==> design/flow/design.v <==
module alu #(
    parameter INT_W  = 4,
    parameter FRAC_W = 6,
    parameter INST_W = 4,
    parameter DATA_W = INT_W + FRAC_W
)(
    input                     i_clk,
    input                     i_rst_n,
    input                     i_valid,
    input signed [DATA_W-1:0] i_data_a,
    input signed [DATA_W-1:0] i_data_b,
    input        [INST_W-1:0] i_inst,
    output                    o_valid,
    output       [DATA_W-1:0] o_data
);  
reg [DATA_W-1:0] o_data_w, o_data_r;
reg              o_valid_w, o_valid_r;
assign o_valid = o_valid_r;
assign o_data = o_data_r;
reg [9:0] o_data_t;  
wire signed [10:0] sum_temp;
assign sum_temp = {i_data_a[9],i_data_a} + {i_data_b[9],i_data_b};
wire signed [10:0] sub_temp;
assign sub_temp = {i_data_a[9],i_data_a} - {i_data_b[9],i_data_b};
wire signed [19:0] mult_temp;
wire signed [20:0] mult_rnd;
wire signed [14:0] mult_r;
assign mult_temp = i_data_a * i_data_b;
assign mult_rnd = $signed({mult_temp[19],mult_temp}) + $signed(21'd32);  
assign mult_r = mult_rnd[20:6];
wire signed [20:0] i_data_f;
wire signed [20:0] o_data_f;
wire signed [14:0] mult_f;
assign i_data_f = {{5{o_data_r[9]}},o_data_r,6'b0};
assign o_data_f = i_data_f + $signed({mult_temp[19],mult_temp}) + $signed(21'd32);
assign mult_f = o_data_f[20:6];
wire signed [10:0] tanh_pos;
wire signed [10:0] tanh_neg;
assign tanh_pos = ({i_data_a[9],i_data_a} + $signed(11'd33)) >>> 1;
assign tanh_neg = ({i_data_a[9],i_data_a} - $signed(11'd31)) >>> 1;
always@(*)begin
    o_data_t = 10'd0;
    case(i_inst)
        4'd0:begin  
            if (sum_temp > $signed(11'd511)) o_data_t = 10'b0111_1111_11;
            else if (sum_temp < $signed(-11'sd512)) o_data_t = 10'b1000_0000_00;
            else o_data_t = sum_temp[9:0];
        end
        4'd1:begin  
            if (sub_temp > $signed(11'd511)) o_data_t = 10'b0111_1111_11;
            else if (sub_temp < $signed(-11'sd512)) o_data_t = 10'b1000_0000_00;
            else o_data_t = sub_temp[9:0];
        end
        4'd2:begin  
            if (mult_r > $signed(15'd511)) o_data_t = 10'b0111_1111_11;
            else if (mult_r < $signed(-15'sd512)) o_data_t = 10'b1000_0000_00;
            else o_data_t = mult_r[9:0];
        end
        4'd3:begin  
            if (mult_f > $signed(15'd511)) o_data_t = 10'b0111_1111_11;
            else if (mult_f < $signed(-15'sd512)) o_data_t = 10'b1000_0000_00;
            else o_data_t = mult_f[9:0];
        end
        4'd4:begin  
            if(!i_data_a[9])begin
                if(i_data_a >= 10'b0001_1000_00) o_data_t = 10'b0001_0000_00;
                else if(i_data_a >= 10'b0000_1000_00) o_data_t = tanh_pos[9:0];
                else o_data_t = i_data_a;
            end
            else begin
                if(i_data_a >= 10'b1111_100000) o_data_t = i_data_a;
                else if(i_data_a >= 10'b1110_1000_00) o_data_t = tanh_neg[9:0];
                else o_data_t = 10'b1111_0000_00;
            end
        end
        4'd5:begin  
            o_data_t = i_data_a | (~i_data_b);
        end
        4'd6:begin  
            casez(i_data_a)
            10'b1???_????_??: o_data_t = 10'd0;
            10'b01??_????_??: o_data_t = 10'd1;
            10'b001?_????_??: o_data_t = 10'd2;
            10'b0001_????_??: o_data_t = 10'd3;
            10'b0000_1???_??: o_data_t = 10'd4;
            10'b0000_01??_??: o_data_t = 10'd5;
            10'b0000_001?_??: o_data_t = 10'd6;
            10'b0000_0001_??: o_data_t = 10'd7;
            10'b0000_0000_1?: o_data_t = 10'd8;
            10'b0000_0000_01: o_data_t = 10'd9;
            10'd0: o_data_t = 10'd10;
            endcase
        end
        4'd7:begin  
            casez(i_data_a)
            10'd0: o_data_t = 10'd0;
            10'b????_????_?1: o_data_t = 10'd0;
            10'b????_????_10: o_data_t = 10'd1;
            10'b????_???1_00: o_data_t = 10'd2;
            10'b????_??10_00: o_data_t = 10'd3;
            10'b????_?100_00: o_data_t = 10'd4;
            10'b????_1000_00: o_data_t = 10'd5;
            10'b???1_0000_00: o_data_t = 10'd6;
            10'b??10_0000_00: o_data_t = 10'd7;
            10'b?100_0000_00: o_data_t = 10'd8;
            10'b1000_0000_00: o_data_t = 10'd9;
            endcase
        end
        4'd8:begin  
            o_data_t = i_data_a[9] + i_data_a[8] +i_data_a[7] +i_data_a[6] +i_data_a[5] +i_data_a[4] +i_data_a[3] +i_data_a[2] +i_data_a[1] +i_data_a[0];
        end
        4'd9:begin  
            if(i_data_b == 10'd0) o_data_t = i_data_a;
            else if(i_data_b == 10'd1) o_data_t = {i_data_a[8:0],i_data_a[9]};
            else if(i_data_b == 10'd2) o_data_t = {i_data_a[7:0],i_data_a[9:8]};
            else if(i_data_b == 10'd3) o_data_t = {i_data_a[6:0],i_data_a[9:7]};
            else if(i_data_b == 10'd4) o_data_t = {i_data_a[5:0],i_data_a[9:6]};
            else if(i_data_b == 10'd5) o_data_t = {i_data_a[4:0],i_data_a[9:5]};
            else if(i_data_b == 10'd6) o_data_t = {i_data_a[3:0],i_data_a[9:4]};
            else if(i_data_b == 10'd7) o_data_t = {i_data_a[2:0],i_data_a[9:3]};
            else if(i_data_b == 10'd8) o_data_t = {i_data_a[1:0],i_data_a[9:2]};
            else   o_data_t = {i_data_a[0],i_data_a[9:1]};
        end
    endcase
end
always@(*) begin
    o_data_w = o_data_t;
    o_valid_w = (i_valid == 1'b1)? 1'b1:1'b0;
end
always@(posedge i_clk or negedge i_rst_n) begin
    if (!i_rst_n) begin
        o_data_r <= 'b0;
        o_valid_r <= 'b0;
    end 
    else begin
        if (i_valid) o_data_r <= o_data_w;
        o_valid_r <= o_valid_w;
    end
end
endmodule
==> design/flow/run.sh <==
#!/bin/bash
# the make line also repeats each setting of config.mk as NAME=value (left out here)
make -C /OpenROAD-flow-scripts/flow DESIGN_CONFIG=/design/flow/config.mk WORK_HOME=/design/flow/orfs CLKGATE_MAP_FILE= finish
==> design/flow/config.mk <==
export PLATFORM = sky130hd
export DESIGN_NAME = alu
export DESIGN_NICKNAME = alu
export VERILOG_FILES = /design/flow/design.v
export SDC_FILE = /design/flow/constraint.sdc
export NUM_CORES = 4
export LEC_CHECK = 0
export CAP_MARGIN = 20
export CORE_MARGIN = 2
export CORE_UTILIZATION = 58
export SLEW_MARGIN = 20
==> design/flow/constraint.sdc <==
create_clock -name core_clock -period 5.87 [get_ports {i_clk}]
set_input_delay 1.1740 -clock core_clock [delete_from_list [all_inputs] [get_ports {i_clk}]]
set_output_delay 1.1740 -clock core_clock [all_outputs]
set_load 0.01 [all_outputs]
==> results of run 1 <==
[layer usage]
metal | vias up | global-route usage [%] | part of all wire, %
met4 | 0 | 30.1 | 8.7
met5 | - | 0 | 0
met2 | 852 | 75.9 | 45
li1 | 4656 | - | -
met1 | 5145 | 56.5 | 35
met3 | 296 | 9.39 | 11
[metrics by stage]
| stage | instance area, um^2 | worst slack [ns] | instances |
|---|---|---|---|
| 4_1_cts | 11900 | -1.84 | 1619 |
| 2_1_floorplan | 9230 | -2.05 | 1173 |
| 6_report | 12200 | -2.17 | 1626 |
| 3_5_place_dp | 11300 | -2.85 | 1595 |
| 3_3_place_gp | 11300 | -2.77 | 1595 |
| 5_1_grt | 12200 | -2.30 | 1626 |
[final cells by class]
cell class	count	area (um^2)	area share, %
Multi-Input combinational cell	942	8480	69.3
Timing Repair Buffer	315	2520	20.6
Inverter	166	654	5.34
Sequential cell	11	275	2.25
Tap cell	188	235	1.92
Clock buffer	4	78.8	0.644
[timing repair]
action / 4_1_cts / 5_1_grt
pin swaps: 68 / 59
endpoints found under the hold margin: 0 / 0
buffers inserted: 21 / 8
setup endpoints to repair: 10 / 10
gates resized: 161 / 90
==> flow_summary_export.csv, run 1 <==
group,metric,value,unit
worst_setup_path,crit_fanout,7,
sta,setup_tns,-20.49,ns
global_routing,grt_pass1_wl,58900,um
sta,hold_viol,0,
floorplanning,core_area,15100,um^2
hold_path,hold_end,"o_data_r[1]",
sta,period_needed,8.04,ns
detailed_routing,drt_iter0_drc,1323,
logic_synthesis,flop_cell,"dfrtp_1",
sta,holdWs,0.660,ns
clock_tree,ctsHtreeMaxLevel,1,
placed_design,dp_hpwl,29100,um
logic_synthesis,fp_nets,1396,
detailed_routing,ant_nets,0,
clock_tree,root_buffer,"clkbuf_16",
floorplanning,die-area,16400,um^2
layout,syn_to_final_growth,37.5,%
clock_tree,hold_buffers,0,
worst_setup_path,endpoint_kind,"flop",
logic_synthesis,area_leaders,"fa_1 22%, ha_1 14%, inv_1 6.6%",
worst_setup_path,critPathRequiredTime,6.04,ns
floorplanning,rows,45,
worst_setup_path,rr_worst_depth,14,
clock_tree,insertion_delay,0.24,ns
floorplanning,core_util_floorplan,59.0,%
logic_synthesis,synth_area_leader_cell,"fa_1",
sta,worstMarginPinSlew,1.03,ns
floorplanning,num_io_pins,38,
worst_setup_path,max_stage_delay,0.58,ns
hold_path,hold_class,"flop to flop",
logic_synthesis,aoi_share,24.4,%
logic_synthesis,ys.flops,11,
logic_synthesis,synth_top_cell_by_count,"inv_1",
placed_design,place_congestion,1.09,
global_routing,grt_max_degree,28,
logic_synthesis,synth.distinct_cells,92,
floorplanning,die_height,128,um
clock_tree,path_clk_slew,0.04,ns
logic_synthesis,synth_cells,1173,
worst_setup_path,startpoint_type,"input port",
worst_setup_path,startpoint,"i_data_a[3]",
floorplanning,dieWidth,128,um
sta,slew_viol_final,0,
global_routing,antenna_found_initial,0,
run_status,failed_checks,"setup timing",
global_routing,grt_use_total,46.7,%
logic_synthesis,synthAdderAreaFrac,35.9,%
hold_path,min-delay-start,"o_data_r[1]",
detailed_routing,vias,10900,
job,drv_cap,0,
logic_synthesis,synth.cell_area,8900,um^2
worst_setup_path,reg2reg_slack,2.49,ns
sta,fin_skew,0.00394,ns
sta,max_freq,124,MHz
logic_synthesis,synth-seq-area-share,3.09,%
worst_setup_path,critPathSlowestCell,"fa_1",
placed_design,io_buffers,37,
clock_tree,clkSinkCount,11,
clock_tree,cts.path.max_buffers,2,
logic_synthesis,ys_sh_mux,1.91,%
global_routing,grt_overflow,0,
worst_setup_path,r2r-start,"o_data_r[0]",
worst_setup_path,crit_cells,30,
run_status,status,"finished with violations",
global_routing,grt_pass1_vias,10900,
detailed_routing,drtPass1Iterations,8,
logic_synthesis,synth_chip_area,8900,um^2
layout,final_core_util,81.1,%
logic_synthesis,synth_warnings,1,
logic_synthesis,avgSynthCellArea,7.59,um^2
sta,maxSlewHeadroom,30.8,%
detailed_routing,vias_per_cell,6.73,
detailed_routing,drt-total-wl,39300,um
detailed_routing,n_antenna_cell,0,
worst_setup_path,rr_endpoint,"o_data_r[0]",
sta,period_used_share,137,%
worst_setup_path,crit_end,"o_data_r[0]",
worst_setup_path,path_buffers,8,
clock_tree,cts_tree,"done",
detailed_routing,route.detailed.wl_per_inst,24.2,um
layout,fill_cells,967,
worst_setup_path,crit_family,"adder cells",
logic_synthesis,ys_sh_simple,20.3,%
logic_synthesis,edf_count,0,
logic_synthesis,xor_area_share,4.88,%
layout,layout.nets,1662,
sta,layout_setup_ws,-2.17,ns
clock_tree,cts_buffers,3,
logic_synthesis,async_reset_ff_share,100,%
job,warnings,54,
worst_setup_path,worstPathArrival,8.21,ns
detailed_routing,drc,0,
logic_synthesis,ys_cells,1173,
logic_synthesis,logic_family,"adder cells",
worst_setup_path,path_common_cell,"fa_1",
hold_path,hold_depth,2,
sta,setup_viol,10,
logic_synthesis,ys_top_cells_by_count,"156 x inv_1, 114 x nand2_1, 109 x nor2_1, 99 x fa_1, 97 x ha_1",
worst_setup_path,crit_type,"input port to flop",
logic_synthesis,top_cell_area_share,22.3,%
sta,rsz0062_at_grt,"yes",
==> inputs of run 2 (changes only) <==
Settings changed: ABC_AREA set to 1, CORE_UTILIZATION 58 to 71, CTS_CLUSTER_DIAMETER set to 27, CTS_CLUSTER_SIZE set to 40, GPL_TIMING_DRIVEN set to 1, MAX_ROUTING_LAYER set to met4, PLACE_DENSITY_LB_ADDON set to 0.21, SETUP_SLACK_MARGIN set to -0.55, SLEW_MARGIN 20 to 0, TNS_END_PERCENT set to 50.
Clock period 5.87 ns to 8.83 ns, I/O delays scaled along.
==> flow_summary_export.csv, run 2 <==
group,metric,value,unit
global_routing,grt_pass1_wl,50100,um
logic_synthesis,synth_warnings,1,
logic_synthesis,avgSynthCellArea,6.06,um^2
detailed_routing,n_antenna_cell,0,
detailed_routing,drtPass1Iterations,9,
sta,hold_viol,0,
worst_setup_path,r2r-start,"o_data_r[2]",
sta,maxSlewHeadroom,28.4,%
worst_setup_path,worstPathArrival,9.01,ns
floorplanning,dieWidth,121,um
hold_path,hold_end,"o_data_r[1]",
worst_setup_path,critPathRequiredTime,8.96,ns
worst_setup_path,startpoint_type,"input port",
hold_path,hold_depth,2,
logic_synthesis,edf_count,0,
floorplanning,die_height,121,um
worst_setup_path,crit_family,"adder cells",
logic_synthesis,synth.cell_area,9640,um^2
hold_path,hold_class,"flop to flop",
clock_tree,path_clk_slew,0.04,ns
clock_tree,clkSinkCount,11,
worst_setup_path,endpoint_kind,"flop",
placed_design,dp_hpwl,25000,um
clock_tree,ctsHtreeMaxLevel,1,
floorplanning,die-area,14500,um^2
clock_tree,cts_tree,"done",
worst_setup_path,crit_end,"o_data_r[7]",
worst_setup_path,max_stage_delay,0.67,ns
logic_synthesis,logic_family,"adder cells",
run_status,status,"finished with violations",
placed_design,io_buffers,37,
logic_synthesis,synthAdderAreaFrac,33.2,%
floorplanning,num_io_pins,38,
logic_synthesis,fp_nets,1813,
layout,layout.nets,1866,
clock_tree,cts_resized,0,
logic_synthesis,async_reset_ff_share,100,%
logic_synthesis,synth-seq-area-share,2.86,%
hold_path,min-delay-start,"o_data_r[1]",
global_routing,grt_pass1_vias,10300,
logic_synthesis,synth_area_leader_cell,"fa_1",
worst_setup_path,rr_endpoint,"o_data_r[0]",
worst_setup_path,path_common_cell,"nand2_1",
logic_synthesis,ys_sh_simple,33.2,%
logic_synthesis,synth_top_cell_by_count,"nand2_1",
job,warnings,49,
logic_synthesis,xor_area_share,3.45,%
detailed_routing,route.detailed.wl_per_inst,16.8,um
global_routing,grt_use_total,44.4,%
logic_synthesis,top_cell_area_share,20.6,%
sta,period_needed,8.88,ns
run_status,failed_checks,"setup timing",
layout,final_core_util,79.9,%
layout,final_area,10600,um^2
logic_synthesis,ys_cells,1590,
detailed_routing,drc,0,
detailed_routing,drt_iter0_drc,1153,
detailed_routing,drt-total-wl,30600,um
logic_synthesis,aoi_share,12.7,%
floorplanning,rows,42,
sta,worstMarginPinSlew,1.07,ns
worst_setup_path,crit_cells,37,
worst_setup_path,startpoint,"i_data_b[7]",
logic_synthesis,ys_top_cells_by_count,"486 x nand2_1, 312 x inv_1, 101 x nor2_1, 99 x a21oi_1, 99 x fa_1",
layout,syn_to_final_growth,9.77,%
sta,layout_setup_ws,-0.0526,ns
logic_synthesis,area_leaders,"fa_1 21%, nand2_1 19%, ha_1 13%",
layout,fill_cells,997,
detailed_routing,vias,10700,
clock_tree,insertion_delay,0.24,ns
detailed_routing,vias_per_cell,5.91,
detailed_routing,ant_nets,0,
sta,period_used_share,101,%
floorplanning,core_util_floorplan,72.8,%
worst_setup_path,critPathSlowestCell,"clkdlybuf4s50_1",
sta,slew_viol_final,0,
logic_synthesis,flop_cell,"dfrtp_1",
logic_synthesis,ys.flops,11,
clock_tree,hold_buffers,0,
worst_setup_path,crit_type,"input port to flop",
logic_synthesis,ys_sh_mux,0,%
sta,max_freq,113,MHz
worst_setup_path,path_buffers,7,
sta,setup_tns,-0.0977,ns
job,drv_cap,0,
clock_tree,cts_setup_buffers,0,
sta,fin_skew,0.00228,ns
worst_setup_path,crit_fanout,10,
global_routing,antenna_found_initial,0,
clock_tree,root_buffer,"clkbuf_16",
logic_synthesis,synth_cells,1590,
floorplanning,core_area,13200,um^2
sta,setup_viol,4,
clock_tree,cts.path.max_buffers,2,
global_routing,grt_max_degree,21,
worst_setup_path,reg2reg_slack,5.77,ns
logic_synthesis,synth_chip_area,9640,um^2
global_routing,grt_overflow,0,
clock_tree,cts_buffers,3,
worst_setup_path,rr_worst_depth,16,
logic_synthesis,synth.distinct_cells,49,
placed_design,place_congestion,1.14,
placed_design,placed_cell_area,10500,um^2
## run 2: metrics by stage
stage,cells,setup slack [ns],hold WS (ns)
after CTS,1818,0.0878,0.552
after detailed placement,1814,-0.0985,0.539
after floorplan,1590,0.456,0.539
final,1818,-0.0526,0.563
after global routing,1818,-0.487,0.569
after global placement,1814,0.0821,0.545
## run 2: layer usage
metal  up-vias  track usage, %  routed length [um]  share of wire, %
li1       5044               -                   -                 -
met1      4840            54.8               11600                38
met2       698            71.4               14000                46
met3       154            7.92                3320                11
met4         0            20.0                1730               5.7
met5         -               -                   0                 0
## run 2: layout make-up
class | instances | area (um^2) | area share, %
Multi-Input combinational cell | 1208 | 7940 | 75.1
Inverter | 323 | 1210 | 11.5
Clock buffer | 4 | 78.8 | 0.745
Timing Repair Buffer | 96 | 851 | 8.04
Sequential cell | 11 | 275 | 2.60
Tap cell | 176 | 220 | 2.08
==> inputs of run 3 (changes only) <==
Settings changed: ABC_AREA 1 to unset, CELL_PAD_IN_SITES_GLOBAL_PLACEMENT set to 3, CORE_ASPECT_RATIO set to 1.37, CORE_UTILIZATION 71 to 36, CTS_CLUSTER_DIAMETER 27 to 150, CTS_CLUSTER_SIZE 40 to 99, GPL_ROUTABILITY_DRIVEN set to 0, GPL_TIMING_DRIVEN 1 to unset, HOLD_SLACK_MARGIN set to 0.26, MAX_ROUTING_LAYER met4 to unset, PLACE_DENSITY_LB_ADDON 0.21 to unset, SETUP_SLACK_MARGIN -0.55 to -1.08, SLEW_MARGIN 0 to 20, TNS_END_PERCENT 50 to 15.
Clock period 8.83 ns to 11.0 ns, I/O delays scaled along.
==> flow_summary_export.csv, run 3 <==
group,metric,value,unit
hold_path,min-delay-start,"o_data_r[1]",
logic_synthesis,xor_area_share,4.88,%
logic_synthesis,aoi_share,24.4,%
detailed_routing,vias,8967,
logic_synthesis,synth-seq-area-share,3.09,%
placed_design,dpl.cell_count,1513,
detailed_routing,vias_per_cell,5.91,
worst_setup_path,r2r-start,"o_data_r[0]",
global_routing,grt_max_degree,28,
logic_synthesis,flop_cell,"dfrtp_1",
logic_synthesis,top_cell_area_share,22.3,%
sta,setup_tns,0,ns
sta,worstMarginPinSlew,1.04,ns
worst_setup_path,crit_fanout,10,
sta,hold_viol,0,
placed_design,io_buffers,37,
worst_setup_path,rr_worst_depth,11,
logic_synthesis,synth_cells,1173,
worst_setup_path,max_stage_delay,0.79,ns
logic_synthesis,synth_area_leader_cell,"fa_1",
worst_setup_path,crit_end,"o_data_r[7]",
worst_setup_path,crit_family,"adder cells",
hold_path,hold_end,"o_data_r[1]",
global_routing,grt_overflow,0,
clock_tree,root_buffer,"clkbuf_16",
job,drv_cap,0,
placed_design,dp_hpwl,30000,um
logic_synthesis,synth_warnings,1,
sta,max_freq,96.3,MHz
logic_synthesis,async_reset_ff_share,100,%
layout,syn_to_final_growth,10.9,%
detailed_routing,route.detailed.wl_per_inst,23.6,um
detailed_routing,n_antenna_cell,0,
worst_setup_path,crit_type,"input port to flop",
logic_synthesis,ys_cells,1173,
layout,layout.nets,1432,
run_status,status,"timing/DRC/antenna clean",
logic_synthesis,logic_family,"adder cells",
sta,setup_viol,0,
logic_synthesis,synth.distinct_cells,92,
worst_setup_path,path_buffers,3,
clock_tree,cts_setup_buffers,0,
floorplanning,num_io_pins,38,
logic_synthesis,ys_sh_mux,1.91,%
worst_setup_path,rr_endpoint,"o_data_r[2]",
detailed_routing,ant_nets,0,
hold_path,hold_depth,2,
logic_synthesis,ys_sh_simple,20.3,%
layout,instances_no_fill,1518,
clock_tree,ctsHtreeMaxLevel,1,
worst_setup_path,reg2reg_slack,7.29,ns
global_routing,grt_use_total,27.1,%
clock_tree,cts_tree,"done",
worst_setup_path,path_common_cell,"fa_1",
logic_synthesis,synth_top_cell_by_count,"inv_1",
logic_synthesis,synthAdderAreaFrac,35.9,%
global_routing,antenna_found_initial,0,
floorplanning,die-area,26000,um^2
worst_setup_path,startpoint_type,"input port",
sta,slew_viol_final,0,
worst_setup_path,startpoint,"i_data_a[6]",
global_routing,grt_pass1_vias,9024,
sta,maxSlewHeadroom,30.2,%
floorplanning,core_area,24400,um^2
worst_setup_path,critPathSlowestCell,"clkdlybuf4s50_1",
worst_setup_path,critPathRequiredTime,11.06,ns
floorplanning,die_height,188,um
detailed_routing,drt-total-wl,35800,um
sta,period_used_share,94.4,%
clock_tree,clkSinkCount,11,
worst_setup_path,endpoint_kind,"flop",
detailed_routing,drc,0,
global_routing,grt_pass1_wl,55200,um
sta,rsz0062_at_grt,"no",
floorplanning,rows,67,
floorplanning,dieWidth,138,um
logic_synthesis,synth_chip_area,8900,um^2
sta,fin_skew,0.00395,ns
logic_synthesis,edf_count,0,
clock_tree,insertion_delay,0.24,ns
logic_synthesis,area_leaders,"fa_1 22%, ha_1 14%, inv_1 6.6%",
clock_tree,path_clk_slew,0.04,ns
logic_synthesis,ys_top_cells_by_count,"156 x inv_1, 114 x nand2_1, 109 x nor2_1, 99 x fa_1, 97 x ha_1",
clock_tree,cts_buffers,3,
logic_synthesis,ys.flops,11,
clock_tree,hold_buffers,0,
detailed_routing,drtPass1Iterations,7,
sta,period_needed,10.38,ns
clock_tree,cts_resized,0,
hold_path,hold_class,"flop to flop",
worst_setup_path,worstPathArrival,10.44,ns
logic_synthesis,fp_nets,1396,
detailed_routing,drt_iter0_drc,569,
logic_synthesis,synth.cell_area,8900,um^2
floorplanning,core_util_floorplan,36.5,%
job,warnings,51,
logic_synthesis,avgSynthCellArea,7.59,um^2
worst_setup_path,crit_cells,27,
clock_tree,cts.path.max_buffers,2,
## run 3: layout make-up
type | instances | area (um^2)
timing repair buffer | 85 | 728
inverter | 166 | 623
sequential | 11 | 275
tap | 310 | 388
clock buffer | 4 | 78.8
multi-input combinational | 942 | 7780
fill | 2622 | 14500
## run 3: through the flow
step / instance area, um^2 / util [%] / worst slack, ns / hold WS, ns
final: 9870 / 40.5 / 0.618 / 0.603
after global routing: 9870 / 40.5 / 0.0641 / 0.615
after CTS: 9870 / 40.5 / 0.626 / 0.580
after detailed placement: 9790 / 40.1 / 0.393 / 0.567
after global placement: 9790 / 40.1 / 0.444 / 0.569
after floorplan: 8900 / - / 1.42 / 0.575
## run 3: metal layers
layer	global-route usage, %	vias up	routed length (um)	share of wire, %
met3	1.17	56	1460	4.1
met5	0	-	0	0
met1	35.7	4423	15300	43
met2	48.6	287	17800	50
met4	7.42	0	1170	3.3
li1	-	4201	-	-
==> inputs of run 4 (changes only) <==
Settings changed: ABC_AREA set to 1, CELL_PAD_IN_SITES_GLOBAL_PLACEMENT 3 to 1, CORE_ASPECT_RATIO 1.37 to unset, CORE_MARGIN 2 to 10, CORE_UTILIZATION 36 to 40, CTS_CLUSTER_DIAMETER 150 to unset, CTS_CLUSTER_SIZE 99 to unset, HOLD_SLACK_MARGIN 0.26 to 0.08, SETUP_SLACK_MARGIN -1.08 to unset, TNS_END_PERCENT 15 to unset.
Clock period 11.0 ns to 17.5 ns, I/O delays scaled along.
==> flow_summary_export.csv, run 4 <==
group,metric,value,unit
run_status,status,"timing/DRC/antenna clean",
logic_synthesis,synth_warnings,1,
hold_path,hold_class,"flop to flop",
worst_setup_path,r2r-start,"o_data_r[2]",
logic_synthesis,ys.flops,11,
global_routing,antenna_found_initial,0,
sta,setup_viol,0,
logic_synthesis,ys_top_cells_by_count,"486 x nand2_1, 312 x inv_1, 101 x nor2_1, 99 x a21oi_1, 99 x fa_1",
floorplanning,core_util_floorplan,40.8,%
detailed_routing,drt-total-wl,33300,um
sta,maxSlewHeadroom,41.3,%
logic_synthesis,ys_cells,1590,
layout,layout.nets,1823,
sta,fin_skew,0.00314,ns
floorplanning,die_height,175,um
worst_setup_path,crit_type,"input port to flop",
clock_tree,insertion_delay,0.24,ns
sta,hold_viol,0,
logic_synthesis,synth_top_cell_by_count,"nand2_1",
detailed_routing,drt_iter0_drc,737,
worst_setup_path,critPathRequiredTime,17.63,ns
hold_path,min-delay-start,"o_data_r[1]",
job,drv_cap,0,
logic_synthesis,flop_cell,"dfrtp_1",
logic_synthesis,fp_nets,1813,
sta,setup_tns,0,ns
sta,period_used_share,62.4,%
clock_tree,cts_setup_buffers,0,
sta,period_needed,10.93,ns
global_routing,grt_max_degree,30,
placed_design,io_buffers,37,
sta,max_freq,91.5,MHz
logic_synthesis,ys_sh_mux,0,%
logic_synthesis,aoi_share,12.7,%
detailed_routing,vias_per_cell,5.20,
global_routing,grt_overflow,0,
clock_tree,clkSinkCount,11,
worst_setup_path,worstPathArrival,11.05,ns
layout,instances_no_fill,1918,
global_routing,grt_pass1_vias,9882,
layout,fill_cells,2629,
worst_setup_path,path_common_cell,"nand2_1",
detailed_routing,drtPass1Iterations,5,
worst_setup_path,path_buffers,6,
placed_design,dp_hpwl,26900,um
logic_synthesis,synth.distinct_cells,49,
logic_synthesis,top_cell_area_share,20.6,%
floorplanning,rows,56,
worst_setup_path,critPathSlowestCell,"fa_1",
clock_tree,cts.path.max_buffers,2,
hold_path,hold_depth,2,
hold_path,hold_end,"o_data_r[1]",
sta,rsz0062_at_grt,"no",
detailed_routing,ant_nets,0,
worst_setup_path,rr_endpoint,"o_data_r[6]",
clock_tree,cts_resized,0,
detailed_routing,vias,9968,
clock_tree,root_buffer,"clkbuf_16",
worst_setup_path,endpoint_kind,"flop",
worst_setup_path,crit_family,"adder cells",
global_routing,grt_pass1_wl,53400,um
floorplanning,die-area,30700,um^2
clock_tree,cts_buffers,3,
logic_synthesis,async_reset_ff_share,100,%
worst_setup_path,startpoint_type,"input port",
logic_synthesis,synth_area_leader_cell,"fa_1",
logic_synthesis,synth-seq-area-share,2.86,%
worst_setup_path,startpoint,"i_data_a[0]",
sta,holdWs,0.587,ns
clock_tree,hold_buffers,0,
logic_synthesis,xor_area_share,3.45,%
detailed_routing,drc,0,
detailed_routing,route.detailed.wl_per_inst,17.4,um
floorplanning,core_area,23600,um^2
clock_tree,path_clk_slew,0.05,ns
worst_setup_path,max_stage_delay,0.56,ns
logic_synthesis,synth.cell_area,9640,um^2
logic_synthesis,avgSynthCellArea,6.06,um^2
worst_setup_path,rr_worst_depth,18,
detailed_routing,n_antenna_cell,0,
worst_setup_path,crit_cells,36,
logic_synthesis,edf_count,0,
logic_synthesis,area_leaders,"fa_1 21%, nand2_1 19%, ha_1 13%",
worst_setup_path,crit_fanout,21,
job,warnings,51,
logic_synthesis,ys_sh_simple,33.2,%
logic_synthesis,synth_chip_area,9640,um^2
sta,worstMarginPinSlew,0.874,ns
floorplanning,dieWidth,175,um
clock_tree,ctsHtreeMaxLevel,1,
logic_synthesis,synth_cells,1590,
placed_design,dpl.cell_count,1914,
layout,syn_to_final_growth,7.94,%
worst_setup_path,crit_end,"o_data_r[6]",
global_routing,grt_use_total,21.5,%
clock_tree,cts_tree,"done",
floorplanning,num_io_pins,38,
worst_setup_path,reg2reg_slack,14.58,ns
logic_synthesis,logic_family,"adder cells",
logic_synthesis,synthAdderAreaFrac,33.2,%
sta,slew_viol_final,0,
run 4: layer usage:
metal  vias to the layer above  global-route usage (%)  wire [um]  part of all wire (%)
met5                         -                       0          0                     0
met4                         0                    6.53        987                   3.0
met3                        57                    2.59       1990                   6.0
met2                       290                    35.6      15200                    46
met1                      4678                    28.6      15200                    45
li1                       4943                       -          -                     -
run 4: through the flow:
step | setup slack (ns) | area, um^2 | util (%)
after floorplan | 7.39 | 9640 | -
after detailed placement | 6.35 | 10300 | 43.7
after global placement | 6.33 | 10300 | 43.7
final | 6.57 | 10400 | 44.1
after global routing | 6.03 | 10400 | 44.1
after CTS | 6.58 | 10400 | 44.0
run 4: layout make-up:
type,count,area [um^2],area share (%)
Timing Repair Buffer,53,490,4.71
Tap cell,319,399,3.84
Sequential cell,11,275,2.65
Inverter,323,1210,11.7
Clock buffer,4,78.8,0.758
Multi-Input combinational cell,1208,7950,76.4
==> inputs of run 5 (changes only) <==
Settings changed: CELL_PAD_IN_SITES_GLOBAL_PLACEMENT 1 to unset, CORE_MARGIN 10 to 2, CTS_CLUSTER_SIZE set to 66, GPL_ROUTABILITY_DRIVEN 0 to 1, GPL_TIMING_DRIVEN set to 1, HOLD_SLACK_MARGIN 0.08 to -0.05, MIN_ROUTING_LAYER set to met2, PLACE_DENSITY_LB_ADDON set to 0.04, SETUP_SLACK_MARGIN set to 1.11.
Clock period 17.5 ns to 11.0 ns, I/O delays scaled along.
==> flow_summary_export.csv, run 5 <==
group,metric,value,unit
logic_synthesis,avgSynthCellArea,6.06,um^2
floorplanning,core_util_floorplan,40.9,%
layout,seq_area,275,um^2
global_routing,grt_use_total,41.1,%
worst_setup_path,crit_end,"o_data_r[7]",
worst_setup_path,path_buffers,3,
worst_setup_path,rr_endpoint,"o_data_r[3]",
hold_path,hold_end,"o_data_r[5]",
placed_design,place_congestion,1.01,
logic_synthesis,ys_cells,1590,
logic_synthesis,synth_chip_area,9640,um^2
sta,period_used_share,84.7,%
placed_design,dp_hpwl,27100,um
layout,final_core_util,44.6,%
hold_path,hold_depth,2,
layout,fill_cells,2642,
global_routing,grt_overflow,0,
worst_setup_path,crit_cells,30,
job,drv_cap,0,
logic_synthesis,logic_family,"adder cells",
layout,layout.nets,1827,
detailed_routing,drt_iter0_drc,2821,
logic_synthesis,area_leaders,"fa_1 21%, nand2_1 19%, ha_1 13%",
logic_synthesis,synth_warnings,1,
floorplanning,die_height,159,um
worst_setup_path,crit_fanout,7,
floorplanning,dieWidth,159,um
placed_design,io_buffers,37,
global_routing,grt_max_degree,23,
floorplanning,core_area,23500,um^2
logic_synthesis,synth_area_leader_cell,"fa_1",
worst_setup_path,endpoint_kind,"flop",
global_routing,grt_pass1_wl,54800,um
clock_tree,clkSinkCount,11,
sta,max_freq,107,MHz
logic_synthesis,synth-seq-area-share,2.86,%
clock_tree,cts.path.max_buffers,2,
sta,worstMarginPinSlew,0.919,ns
sta,slew_viol_final,0,
worst_setup_path,worstPathArrival,9.45,ns
logic_synthesis,ys_sh_mux,0,%
logic_synthesis,async_reset_ff_share,100,%
logic_synthesis,edf_count,0,
worst_setup_path,crit_family,"adder cells",
clock_tree,cts_tree,"done",
layout,syn_to_final_growth,9.02,%
sta,setup_tns,0,ns
worst_setup_path,crit_type,"input port to flop",
worst_setup_path,path_common_cell,"nand2_1",
clock_tree,hold_buffers,0,
floorplanning,die-area,25400,um^2
worst_setup_path,critPathRequiredTime,11.13,ns
logic_synthesis,synth.cell_area,9640,um^2
logic_synthesis,synth_cells,1590,
logic_synthesis,ys.flops,11,
detailed_routing,ant_nets,0,
detailed_routing,drc,0,
sta,hold_viol,0,
sta,rsz0062_at_grt,"no",
worst_setup_path,max_stage_delay,0.65,ns
detailed_routing,route.detailed.wl_per_inst,18.2,um
sta,period_needed,9.32,ns
clock_tree,ctsHtreeMaxLevel,1,
hold_path,min-delay-start,"o_data_r[5]",
worst_setup_path,rr_worst_depth,16,
logic_synthesis,ys_sh_simple,33.2,%
hold_path,hold_class,"flop to flop",
worst_setup_path,critPathSlowestCell,"clkdlybuf4s50_1",
clock_tree,path_clk_slew,0.05,ns
job,warnings,49,
worst_setup_path,r2r-start,"o_data_r[1]",
clock_tree,root_buffer,"clkbuf_16",
sta,fin_skew,0.00535,ns
logic_synthesis,synth_top_cell_by_count,"nand2_1",
clock_tree,cts_buffers,3,
worst_setup_path,startpoint,"i_data_b[9]",
logic_synthesis,top_cell_area_share,20.6,%
layout,combGateArea,7970,um^2
detailed_routing,vias,14200,
global_routing,grt_pass1_vias,15000,
clock_tree,insertion_delay,0.24,ns
sta,setup_viol,0,
worst_setup_path,startpoint_type,"input port",
logic_synthesis,ys_top_cells_by_count,"486 x nand2_1, 312 x inv_1, 101 x nor2_1, 99 x a21oi_1, 99 x fa_1",
detailed_routing,vias_per_cell,7.38,
logic_synthesis,aoi_share,12.7,%
sta,maxSlewHeadroom,38.4,%
logic_synthesis,flop_cell,"dfrtp_1",
floorplanning,rows,56,
detailed_routing,drtPass1Iterations,29,
logic_synthesis,xor_area_share,3.45,%
worst_setup_path,reg2reg_slack,7.89,ns
detailed_routing,drt-total-wl,35000,um
logic_synthesis,synth.distinct_cells,49,
global_routing,antenna_found_initial,0,
logic_synthesis,fp_nets,1813,
floorplanning,num_io_pins,38,
logic_synthesis,synthAdderAreaFrac,33.2,%
run_status,status,"timing/DRC/antenna clean",
[run 5: timing repair]
item | in CTS | in global routing
gates resized | 0 | 22
endpoints found under the setup margin | 0 | 9
setup buffers | 0 | 3
endpoints found under the hold margin | 0 | 0
[run 5: metal layers]
layer	routed length (um)	part of all wire, %	vias to the layer above	track usage [%]
li1	-	-	4925	-
met1	0	0	5156	-
met2	16800	48	3648	50.6
met3	14100	40	455	55.1
met4	3840	11	14	4.63
met5	306	0.88	-	16.1
[run 5: through the flow]
stage	area, um^2	hold WS [ns]	setup WS, ns	std cells
2_1_floorplan	9640	0.539	2.19	1590
3_3_place_gp	10300	0.535	1.35	1915
3_5_place_dp	10300	0.546	1.28	1915
4_1_cts	10400	0.557	1.49	1919
5_1_grt	10500	0.580	1.11	1922
6_report	10500	0.551	1.68	1923
[run 5: final cells by class]
class	count	share of cell area, %
Multi-Input combinational cell	1208	75.8
Antenna cell	1	0.0238
Timing Repair Buffer	57	5.39
Sequential cell	11	2.62
Clock buffer	4	0.750
Inverter	323	11.6
Tap cell	319	3.80
==> inputs of run 6 (changes only) <==
Settings changed: ABC_AREA 1 to unset, CORE_UTILIZATION 40 to 65, CTS_CLUSTER_DIAMETER set to 27, CTS_CLUSTER_SIZE 66 to 40, GPL_ROUTABILITY_DRIVEN 1 to unset, HOLD_SLACK_MARGIN -0.05 to unset, MAX_ROUTING_LAYER set to met5, MIN_ROUTING_LAYER met2 to unset, PLACE_DENSITY_LB_ADDON 0.04 to 0.0, SETUP_SLACK_MARGIN 1.11 to -0.55, TNS_END_PERCENT set to 50.
Clock period 11.0 ns to 8.41 ns, I/O delays scaled along.
==> flow_summary_export.csv, run 6 <==
group,metric,value,unit
worst_setup_path,crit_fanout,4,
logic_synthesis,synth_warnings,1,
detailed_routing,topRoutingLayerUsed,"met4",
logic_synthesis,synth.distinct_cells,92,
logic_synthesis,synth_area_leader_cell,"fa_1",
logic_synthesis,fp_nets,1396,
sta,period_used_share,106,%
clock_tree,path_clk_slew,0.05,ns
logic_synthesis,synthAdderAreaFrac,35.9,%
detailed_routing,n_antenna_cell,0,
sta,maxSlewHeadroom,26.3,%
detailed_routing,vias_per_cell,6.98,
sta,slew_viol_final,0,
logic_synthesis,synth.cell_area,8900,um^2
global_routing,grt_overflow,0,
worst_setup_path,crit_end,"o_data_r[7]",
clock_tree,root_buffer,"clkbuf_16",
global_routing,antenna_found_initial,0,
detailed_routing,drt_iter0_drc,1790,
clock_tree,ctsHtreeMaxLevel,1,
logic_synthesis,synth_chip_area,8900,um^2
detailed_routing,dr_wl_met2,15900,um
logic_synthesis,avgSynthCellArea,7.59,um^2
logic_synthesis,synth-seq-area-share,3.09,%
logic_synthesis,edf_count,0,
job,warnings,50,
placed_design,dp_hpwl,28300,um
global_routing,grt_pass1_vias,10300,
logic_synthesis,logic_family,"adder cells",
logic_synthesis,ys_sh_simple,20.3,%
placed_design,place_congestion,1.04,
worst_setup_path,crit_family,"adder cells",
logic_synthesis,flop_cell,"dfrtp_1",
global_routing,grt_pass1_wl,54500,um
clock_tree,cts_buffers,3,
detailed_routing,ant_nets,0,
logic_synthesis,area_leaders,"fa_1 22%, ha_1 14%, inv_1 6.6%",
worst_setup_path,max_stage_delay,0.61,ns
floorplanning,dieWidth,121,um
worst_setup_path,critPathRequiredTime,8.49,ns
logic_synthesis,synth_top_cell_by_count,"inv_1",
sta,max_freq,113,MHz
job,drv_cap,0,
detailed_routing,wl_met1,12500,um
placed_design,io_buffers,37,
worst_setup_path,endpoint_kind,"flop",
worst_setup_path,critPathSlowestCell,"fa_1",
sta,setup_viol,10,
detailed_routing,drc,0,
logic_synthesis,xor_area_share,4.88,%
run_status,failed_checks,"setup timing",
floorplanning,core_util_floorplan,67.0,%
sta,fin_skew,0.00135,ns
floorplanning,die_height,121,um
layout,layout.nets,1593,
worst_setup_path,startpoint,"i_data_b[9]",
global_routing,grt_use_total,48.0,%
clock_tree,cts.path.max_buffers,2,
global_routing,grt_max_degree,21,
logic_synthesis,async_reset_ff_share,100,%
detailed_routing,drt-total-wl,36900,um
layout,final_core_util,84.4,%
clock_tree,hold_buffers,0,
floorplanning,die-area,14700,um^2
hold_path,hold_end,"o_data_r[2]",
floorplanning,rows,42,
layout,syn_to_final_growth,26.1,%
worst_setup_path,crit_type,"input port to flop",
hold_path,hold_depth,2,
worst_setup_path,reg2reg_slack,5.04,ns
logic_synthesis,ys_top_cells_by_count,"156 x inv_1, 114 x nand2_1, 109 x nor2_1, 99 x fa_1, 97 x ha_1",
sta,hold_viol,0,
worst_setup_path,path_common_cell,"fa_1",
detailed_routing,drtPass1Iterations,8,
clock_tree,clkSinkCount,11,
hold_path,hold_class,"flop to flop",
detailed_routing,route.detailed.wl_per_inst,23.9,um
clock_tree,insertion_delay,0.25,ns
floorplanning,core_area,13300,um^2
worst_setup_path,worstPathArrival,8.97,ns
run_status,status,"finished with violations",
worst_setup_path,r2r-start,"o_data_r[0]",
placed_design,dpl_worst_slack,-1.10,ns
worst_setup_path,crit_cells,29,
logic_synthesis,synth_cells,1173,
sta,worstMarginPinSlew,1.10,ns
logic_synthesis,ys_sh_mux,1.91,%
sta,layout_setup_ws,-0.478,ns
sta,period_needed,8.89,ns
logic_synthesis,ys_cells,1173,
logic_synthesis,aoi_share,24.4,%
worst_setup_path,rr_endpoint,"o_data_r[2]",
detailed_routing,dr_wl_met3,5210,um
clock_tree,cts_tree,"done",
detailed_routing,vias,10800,
hold_path,min-delay-start,"o_data_r[2]",
worst_setup_path,rr_worst_depth,12,
logic_synthesis,top_cell_area_share,22.3,%
worst_setup_path,path_buffers,6,
logic_synthesis,ys.flops,11,
floorplanning,num_io_pins,38,
worst_setup_path,startpoint_type,"input port",
run 6: metal layers:
metal,vias to the layer above,GRT usage [%]
li1,4509,-
met5,-,0
met1,4920,58.3
met4,0,29.2
met3,328,11.7
met2,1032,76.7
run 6: per-stage QoR:
step	instances	hold slack, ns	area (um^2)	TNS (ns)
2_1_floorplan	1173	0.575	8910	-4.25
3_3_place_gp	1539	0.570	10800	-7.08
3_5_place_dp	1539	0.572	10800	-9.56
4_1_cts	1543	0.583	11000	-4.75
5_1_grt	1545	0.610	11200	-5.83
6_report	1545	0.604	11200	-3.90
run 6: cell type report:
class | instances | area [um^2]
Multi-Input combinational cell | 942 | 8050
Fill cell | 782 | 2070
Timing Repair Buffer | 246 | 1960
Inverter | 166 | 631
Sequential cell | 11 | 275
Tap cell | 176 | 220
Clock buffer | 3 | 75.1
Clock inverter | 1 | 5.00
run 6: timing repair:
item	4_1_cts	5_1_grt
endpoints found under the setup margin	9	10
endpoints found under the hold margin	0	0
resized	25	66
pin swaps	4	24
setup buffers	2	5
==> inputs of run 7 (changes only) <==
Settings changed: CORE_UTILIZATION 65 to 72, CTS_CLUSTER_DIAMETER 27 to unset, CTS_CLUSTER_SIZE 40 to unset, GPL_TIMING_DRIVEN 1 to unset, MAX_ROUTING_LAYER met5 to unset, PLACE_DENSITY_LB_ADDON 0.0 to 0.24, SETUP_SLACK_MARGIN -0.55 to -0.51, TNS_END_PERCENT 50 to unset.
Clock period 8.41 ns to 9.51 ns, I/O delays scaled along.
==> flow_summary_export.csv, run 7 <==
group,metric,value,unit
sta,hold_viol,0,
logic_synthesis,logic_family,"adder cells",
layout,combGateArea,7810,um^2
worst_setup_path,path_buffers,7,
floorplanning,core_util_floorplan,73.8,%
floorplanning,rows,40,
sta,worstMarginPinSlew,1.22,ns
logic_synthesis,ys_sh_mux,1.91,%
worst_setup_path,critPathSlowestCell,"clkdlybuf4s50_1",
sta,slew_viol_final,0,
logic_synthesis,synth.cell_area,8900,um^2
worst_setup_path,startpoint,"i_data_b[1]",
clock_tree,clkSinkCount,11,
global_routing,grt_pass1_vias,10200,
hold_path,hold_class,"flop to flop",
placed_design,place_congestion,1.15,
floorplanning,die_height,115,um
logic_synthesis,synth_chip_area,8900,um^2
sta,max_freq,101,MHz
layout,seq_area,275,um^2
logic_synthesis,synth_cells,1173,
sta,holdWs,0.625,ns
global_routing,antenna_found_initial,5,
clock_tree,root_buffer,"clkbuf_16",
sta,period_used_share,104,%
floorplanning,num_io_pins,38,
clock_tree,cts_buffers,3,
sta,layout_setup_ws,-0.416,ns
global_routing,grt_pass1_wl,53700,um
logic_synthesis,synthAdderAreaFrac,35.9,%
job,warnings,49,
logic_synthesis,edf_count,0,
worst_setup_path,crit_cells,27,
clock_tree,path_clk_slew,0.05,ns
floorplanning,die-area,13300,um^2
worst_setup_path,r2r-start,"o_data_r[0]",
sta,period_needed,9.93,ns
hold_path,hold_depth,2,
detailed_routing,drtPass1Iterations,12,
logic_synthesis,top_cell_area_share,22.3,%
detailed_routing,vias_per_cell,7.15,
worst_setup_path,startpoint_type,"input port",
placed_design,placed_cell_area,10100,um^2
worst_setup_path,max_stage_delay,0.64,ns
worst_setup_path,worstPathArrival,10.00,ns
detailed_routing,drt_iter0_drc,2217,
sta,fin_skew,0.00338,ns
worst_setup_path,crit_type,"input port to flop",
detailed_routing,vias,10300,
worst_setup_path,reg2reg_slack,5.56,ns
placed_design,dpl_worst_slack,-0.337,ns
layout,syn_to_final_growth,14.9,%
logic_synthesis,avgSynthCellArea,7.59,um^2
job,drv_cap,0,
logic_synthesis,ys_sh_simple,20.3,%
layout,final_area,10200,um^2
hold_path,min-delay-start,"o_data_r[1]",
sta,setup_viol,9,
logic_synthesis,xor_area_share,4.88,%
clock_tree,insertion_delay,0.25,ns
global_routing,grt_max_degree,28,
layout,layout.nets,1497,
logic_synthesis,area_leaders,"fa_1 22%, ha_1 14%, inv_1 6.6%",
logic_synthesis,synth.distinct_cells,92,
clock_tree,ctsHtreeMaxLevel,1,
logic_synthesis,ys_cells,1173,
worst_setup_path,endpoint_kind,"flop",
floorplanning,core_area,12100,um^2
logic_synthesis,ys.flops,11,
logic_synthesis,synth-seq-area-share,3.09,%
run_status,failed_checks,"setup timing",
worst_setup_path,crit_end,"o_data_r[8]",
worst_setup_path,crit_fanout,16,
floorplanning,dieWidth,115,um
logic_synthesis,ys_top_cells_by_count,"156 x inv_1, 114 x nand2_1, 109 x nor2_1, 99 x fa_1, 97 x ha_1",
placed_design,io_buffers,37,
worst_setup_path,rr_endpoint,"o_data_r[8]",
detailed_routing,drc,0,
logic_synthesis,aoi_share,24.4,%
worst_setup_path,crit_family,"adder cells",
logic_synthesis,async_reset_ff_share,100,%
worst_setup_path,critPathRequiredTime,9.58,ns
logic_synthesis,synth_top_cell_by_count,"inv_1",
run_status,status,"finished with violations",
placed_design,dp_hpwl,26100,um
detailed_routing,route.detailed.wl_per_inst,23.5,um
worst_setup_path,rr_worst_depth,11,
detailed_routing,ant_nets,0,
logic_synthesis,synth_area_leader_cell,"fa_1",
sta,maxSlewHeadroom,17.9,%
worst_setup_path,path_common_cell,"fa_1",
clock_tree,cts.path.max_buffers,2,
clock_tree,cts_tree,"done",
layout,fill_cells,717,
global_routing,grt_overflow,0,
logic_synthesis,fp_nets,1396,
logic_synthesis,synth_warnings,1,
logic_synthesis,flop_cell,"dfrtp_1",
detailed_routing,drt-total-wl,33800,um
global_routing,grt_use_total,53.0,%
hold_path,hold_end,"o_data_r[1]",
==> run 7: final cells by class <==
| class | instances | area share [%] |
|---|---|---|
| multi-input cells | 942 | 76.3 |
| repair buffers | 150 | 12.0 |
| inverters | 166 | 6.09 |
| flip-flops and latches | 11 | 2.69 |
| well taps | 168 | 2.05 |
| clock buffers | 4 | 0.770 |
| diodes | 2 | 0.0489 |
==> run 7: what timing repair did <==
action	CTS	global route
resized	0	10
buffers inserted	0	1
endpoints found under the setup margin	0	8
hold buffers	0	0
==> run 7: routing by layer <==
layer  part of all wire (%)  GRT usage (%)  wire [um]  vias to the layer above
li1                       -              -          -                     4321
met1                     33           60.8      11100                     4702
met2                     41           78.3      14000                      948
met3                     17           27.4       5620                      341
met4                    9.2           32.1       3130                        4
met5                  0.083           3.70         28                        -
==> run 7: through the flow <==
| step | setup TNS [ns] | instances | utilization [%] |
|---|---|---|---|
| after detailed placement | -1.95 | 1436 | 83.7 |
| after CTS | -0.617 | 1440 | 84.4 |
| after floorplan | 0 | 1173 | - |
| after global placement | -0.746 | 1436 | 83.7 |
| after global routing | -3.19 | 1442 | 84.8 |
| final | -2.33 | 1443 | 84.8 |
==> inputs of run 8 (changes only) <==
Settings changed: CORE_ASPECT_RATIO set to 0.88, CTS_CLUSTER_DIAMETER set to 339, CTS_CLUSTER_SIZE set to 36, GPL_TIMING_DRIVEN set to 1, MAX_ROUTING_LAYER set to met5, PLACE_DENSITY set to 0.67, PLACE_DENSITY_LB_ADDON 0.24 to unset, SETUP_SLACK_MARGIN -0.51 to 2.06, TNS_END_PERCENT set to 35.
Clock period 9.51 ns to 6.89 ns, I/O delays scaled along.
==> flow_summary_export.csv, run 8 <==
group,metric,value,unit
run_status,status,"did not finish",
run_status,stop_stage,"global routing (5_1_grt)",
run_status,error_line,"[ERROR GRT-0116] Global routing finished with congestion. Check the congestion regions in the DRC Viewer.",
placed_design,place_congestion,1.11,
floorplanning,dieWidth,123,um
floorplanning,die_height,108,um
global_routing,grt_overflow,67,
logic_synthesis,async_reset_ff_share,100,%
global_routing,grt_use_total,77.0,%
floorplanning,die-area,13300,um^2
logic_synthesis,ys_sh_simple,20.3,%
clock_tree,clkSinkCount,11,
clock_tree,ctsHtreeMaxLevel,1,
logic_synthesis,synth_cells,1173,
logic_synthesis,xor_area_share,4.88,%
logic_synthesis,ys_cells,1173,
logic_synthesis,synth.cell_area,8900,um^2
logic_synthesis,area_leaders,"fa_1 22%, ha_1 14%, inv_1 6.6%",
logic_synthesis,synth_warnings,1,
logic_synthesis,synth_area_leader_cell,"fa_1",
placed_design,placed_cell_area,11000,um^2
logic_synthesis,flop_cell,"dfrtp_1",
logic_synthesis,ys_top_cells_by_count,"156 x inv_1, 114 x nand2_1, 109 x nor2_1, 99 x fa_1, 97 x ha_1",
floorplanning,rows,38,
logic_synthesis,edf_count,0,
floorplanning,core_area,12200,um^2
clock_tree,root_buffer,"clkbuf_16",
logic_synthesis,aoi_share,24.4,%
logic_synthesis,synth_chip_area,8900,um^2
logic_synthesis,fp_nets,1396,
logic_synthesis,synth.distinct_cells,92,
logic_synthesis,synth-seq-area-share,3.09,%
clock_tree,hold_buffers,0,
logic_synthesis,synth_top_cell_by_count,"inv_1",
floorplanning,core_util_floorplan,72.9,%
logic_synthesis,ys.flops,11,
clock_tree,cts.path.max_buffers,2,
logic_synthesis,top_cell_area_share,22.3,%
logic_synthesis,logic_family,"adder cells",
logic_synthesis,avgSynthCellArea,7.59,um^2
logic_synthesis,ys_sh_mux,1.91,%
floorplanning,num_io_pins,38,
logic_synthesis,synthAdderAreaFrac,35.9,%
placed_design,dp_hpwl,29300,um
placed_design,dpl_worst_slack,-2.36,ns
placed_design,io_buffers,37,
clock_tree,cts_buffers,3,
-- run 8: what timing repair did --
action / CTS
buffers inserted: 16
resized: 151
pin swaps: 71
setup endpoints to repair: 10
hold endpoints to repair: 0
-- run 8: metrics by stage --
step / util, % / cells
floorplan: - / 1173
global placement: 90.4 / 1533
detailed placement: 90.4 / 1533
CTS: 94.4 / 1553
-- run 8: metal layers --
layer,track usage [%],GRT overflow
met1,77.9,0
met2,94.6,38
met3,58.6,0
met4,78.1,29
met5,23.4,0
